==> amber <==
// datapath
module datapath(clk, rst, sw, seg0, seg1,seg2,seg3, mem_addr, mem_wdata, mem_we, mem_rdata);
Settings: LEC_CHECK=0, ABC_AREA=1, CAP_MARGIN=0, CORE_MARGIN=2, CORE_UTILIZATION=72, CTS_CLUSTER_DIAMETER=243, MAX_ROUTING_LAYER=met4, PLACE_DENSITY_LB_ADDON=0.01, SETUP_SLACK_MARGIN=0.42, SLEW_MARGIN=20; clock period 7.91 ns.
run.sh (not shown) runs the stock make flow with config.mk's settings and CLKGATE_MAP_FILE=.
==> onyx (differences from amber) <==
Settings changed: ABC_AREA 1 to not set, CAP_MARGIN 0 to 20, CORE_UTILIZATION 72 to 65, CTS_CLUSTER_DIAMETER 243 to not set, PLACE_DENSITY_LB_ADDON 0.01 to not set, SETUP_SLACK_MARGIN 0.42 to not set.
==> flow/constraint.sdc (replaced) <==
create_clock -name core_clock -period 7.9 [get_ports {clk}]
set_input_delay 1.5800 -clock core_clock [delete_from_list [all_inputs] [get_ports {clk}]]
set_output_delay 1.5800 -clock core_clock [all_outputs]
set_load 0.01 [all_outputs]
==> qor summary <==
metric	amber	onyx
Result of the run	did not finish	complete, but fails checks
Failing step	global routing (5_1_grt)	-
Violated checks	-	negative setup slack
Xor+xnor area frac	0.0117	0.0160
DPL Wire Length	89.9 mm	90.7 mm
Yosys Instances	3953	3185
Core region area	40900 sq um	45200 sq um
Number of setup buffers added after CTS	62	27
Syn Inst Count	3953	3185
Resized cells post-CTS	251	109
Yosys stat area	29900 sq um	29600 sq um
Post-synth top area share	0.273	0.275
Count of unique library cells instantiated by Yosys	60	93
And-or/or-and share of the synthesized area	0.162	0.189
DP Worst Slack	-0.679 ns	-1.22 ns
Number of cells after detailed placement	4711	4085
Initial core utilization	0.729	0.656
Placed instance area	33100 sq um	34200 sq um
Fraction of the yosys area taken by sequential cells	0.287	0.290
RePlAce Congestion	1.16	1.11
Standard-cell row count	74	78
Syn Area/Cell	7.55 sq um	9.30 sq um

* * *

==> run H <==
datapath again, from the RTL that the note above started with.
Design datapath, start of the top module:
module datapath(clk, rst, sw, seg0, seg1,seg2,seg3, mem_addr, mem_wdata, mem_we, mem_rdata);
export LEC_CHECK = 0
export CAP_MARGIN = 20
export CORE_MARGIN = 2
export CORE_UTILIZATION = 72
export CTS_CLUSTER_DIAMETER = 348
export MAX_ROUTING_LAYER = met4
export PLACE_DENSITY = 0.66
export SETUP_SLACK_MARGIN = 1.14
export SLEW_MARGIN = 20
create_clock -name core_clock -period 9.3 [get_ports {clk}]
==> inputs of run F, as changes to run H <==
Settings changed: CORE_UTILIZATION 72 to 70, CTS_CLUSTER_DIAMETER 348 to 59.
==> inputs of run G, as changes to run H <==
Settings changed: ABC_AREA set to 1, CORE_UTILIZATION 72 to 70, CTS_CLUSTER_DIAMETER 348 to 59, SETUP_SLACK_MARGIN 1.14 to -0.5.
==> flow/constraint.sdc (replaced) <==
create_clock -name core_clock -period 8.11 [get_ports {clk}]
set_input_delay 1.6220 -clock core_clock [delete_from_list [all_inputs] [get_ports {clk}]]
set_output_delay 1.6220 -clock core_clock [all_outputs]
set_load 0.01 [all_outputs]
==> inputs of run K, as changes to run H <==
Settings changed: CORE_MARGIN 2 to 4, CORE_UTILIZATION 72 to 18, CTS_CLUSTER_DIAMETER 348 to unset, MAX_ROUTING_LAYER met4 to unset, PLACE_DENSITY 0.66 to unset, SETUP_SLACK_MARGIN 1.14 to unset.
==> flow/constraint.sdc (replaced) <==
create_clock -name core_clock -period 14.5 [get_ports {clk}]
set_input_delay 2.9000 -clock core_clock [delete_from_list [all_inputs] [get_ports {clk}]]
set_output_delay 2.9000 -clock core_clock [all_outputs]
set_load 0.01 [all_outputs]
==> qor summary <==
metric	run H	run K	run G	run F
Sequential area share after synthesis	29.0%	29.0%	28.7%	29.0%
Clock latency on the worst-skew pair	-	0.58 ns	0.64 ns	0.61 ns
Worst-case hold path end point	-	alu_inst.mul_accumulator.Q[14]$_DFFE_PP0P_	alu_inst.accumulator.Q[3]$_DFFE_PP0P_	alu_inst.accumulator.Q[6]$_DFFE_PP0P_
Yosys simple share	14.1%	14.1%	21.5%	14.1%
Area delta synth->final	-	16.1%	17.8%	20.4%
Placement-stage worst setup slack	-0.157 ns	3.11 ns	-1.27 ns	-0.0732 ns
Critical path peak fanout	-	29	6	7
Max Cap Viol	-	0	0	0
Outcome	stopped before the end	complete, no violations	complete, but fails checks	complete, no violations
Last stage reached	global routing (5_1_grt)	-	-	-
Violated checks	-	-	negative setup slack	-
Area of the chip	42800 um^2	171000 um^2	44300 um^2	44000 um^2
Antenna violation net count after detailed routing	-	0	0	0
CTS clock-pin slew for the worst setup and hold paths	-	0.07 ns	0.06 ns	0.07 ns

* * *

==> inputs of 05-07 <==
Starting RTL as in the previous note.
==> flow/config.mk <==
export PLATFORM = sky130hd
export DESIGN_NAME = datapath
export DESIGN_NICKNAME = datapath
export VERILOG_FILES = /design/flow/design.v
export SDC_FILE = /design/flow/constraint.sdc
export NUM_CORES = 4
export LEC_CHECK = 0
export CAP_MARGIN = 0
export CORE_MARGIN = 2
export CORE_UTILIZATION = 72
export PLACE_DENSITY = 0.42
export SLEW_MARGIN = 20
export TNS_END_PERCENT = 50
==> flow/constraint.sdc <==
create_clock -name core_clock -period 5.77 [get_ports {clk}]
set_input_delay 1.1540 -clock core_clock [delete_from_list [all_inputs] [get_ports {clk}]]
set_output_delay 1.1540 -clock core_clock [all_outputs]
set_load 0.01 [all_outputs]
==> 02-22 (differences from 05-07) <==
- CAP_MARGIN: 0 -> 20
- CORE_UTILIZATION: 72 -> 59
- PLACE_DENSITY: 0.42 -> default
- SETUP_SLACK_MARGIN: default -> -0.45
- TNS_END_PERCENT: 50 -> default
==> flow/constraint.sdc (replaced) <==
create_clock -name core_clock -period 6.19 [get_ports {clk}]
set_input_delay 1.2380 -clock core_clock [delete_from_list [all_inputs] [get_ports {clk}]]
set_output_delay 1.2380 -clock core_clock [all_outputs]
set_load 0.01 [all_outputs]
==> 08-04 (differences from 05-07) <==
- CAP_MARGIN: 0 -> 20
- CORE_MARGIN: 2 -> 4
- CORE_UTILIZATION: 72 -> 35
- PLACE_DENSITY: 0.42 -> default
- TNS_END_PERCENT: 50 -> default
==> flow/constraint.sdc (replaced) <==
create_clock -name core_clock -period 9.1 [get_ports {clk}]
set_input_delay 1.8200 -clock core_clock [delete_from_list [all_inputs] [get_ports {clk}]]
set_output_delay 1.8200 -clock core_clock [all_outputs]
set_load 0.01 [all_outputs]
==> comparison table <==
quantity                                                                                    02-22                      05-07                             08-04
Outcome                                                                           failed layout checks  aborted with a tool error  no timing/DRC/antenna violations
Last stage reached                                                                              -   global routing (5_1_grt)                                 -
Violated checks                                       capacitance limit, slew limit, setup timing                          -                                 -
CTS tree                                                                                    built                          -                             built
DR pass1 iterations                                                                            10                          -                                 9
Sequential cell area share                                                                  21.4%                          -                             23.9%
CP startpoint kind                                                                       register                          -                          register
Floorplan Utilization                                                                       59.4%                      72.7%                             35.3%
Cell at the slowest stage of the critical path                                           a222oi_1                          -                              fa_1
DP Worst Slack                                                                           -3050 ps                   -3640 ps                           -793 ps
CP most frequent cell                                                                        fa_2                          -                              fa_1
Number of buffers inserted to repair setup after CTS                                           41                         60                                 4
Routed met3 length                                                                        19.9 mm                          -                           14.0 mm
Num sequential                                                                                342                          -                               342
Average routed wire per standard cell                                                     29.8 µm                          -                           25.5 µm
FF-to-FF setup slack                                                                     -2870 ps                          -                            210 ps
CORE AREA                                                                              0.0499 mm²                 0.0407 mm²                        0.0838 mm²
Slew of the pin with the lowest slew margin                                               1490 ps                          -                           1200 ps
Critical Path Source                                             control_unit_inst.state_reg.Q[1]                          -  control_unit_inst.state_reg.Q[0]
Hold Fails Final Rpt                                                                            0                          -                                 0
Layout clock buffer count                                                                      62                          -                                56
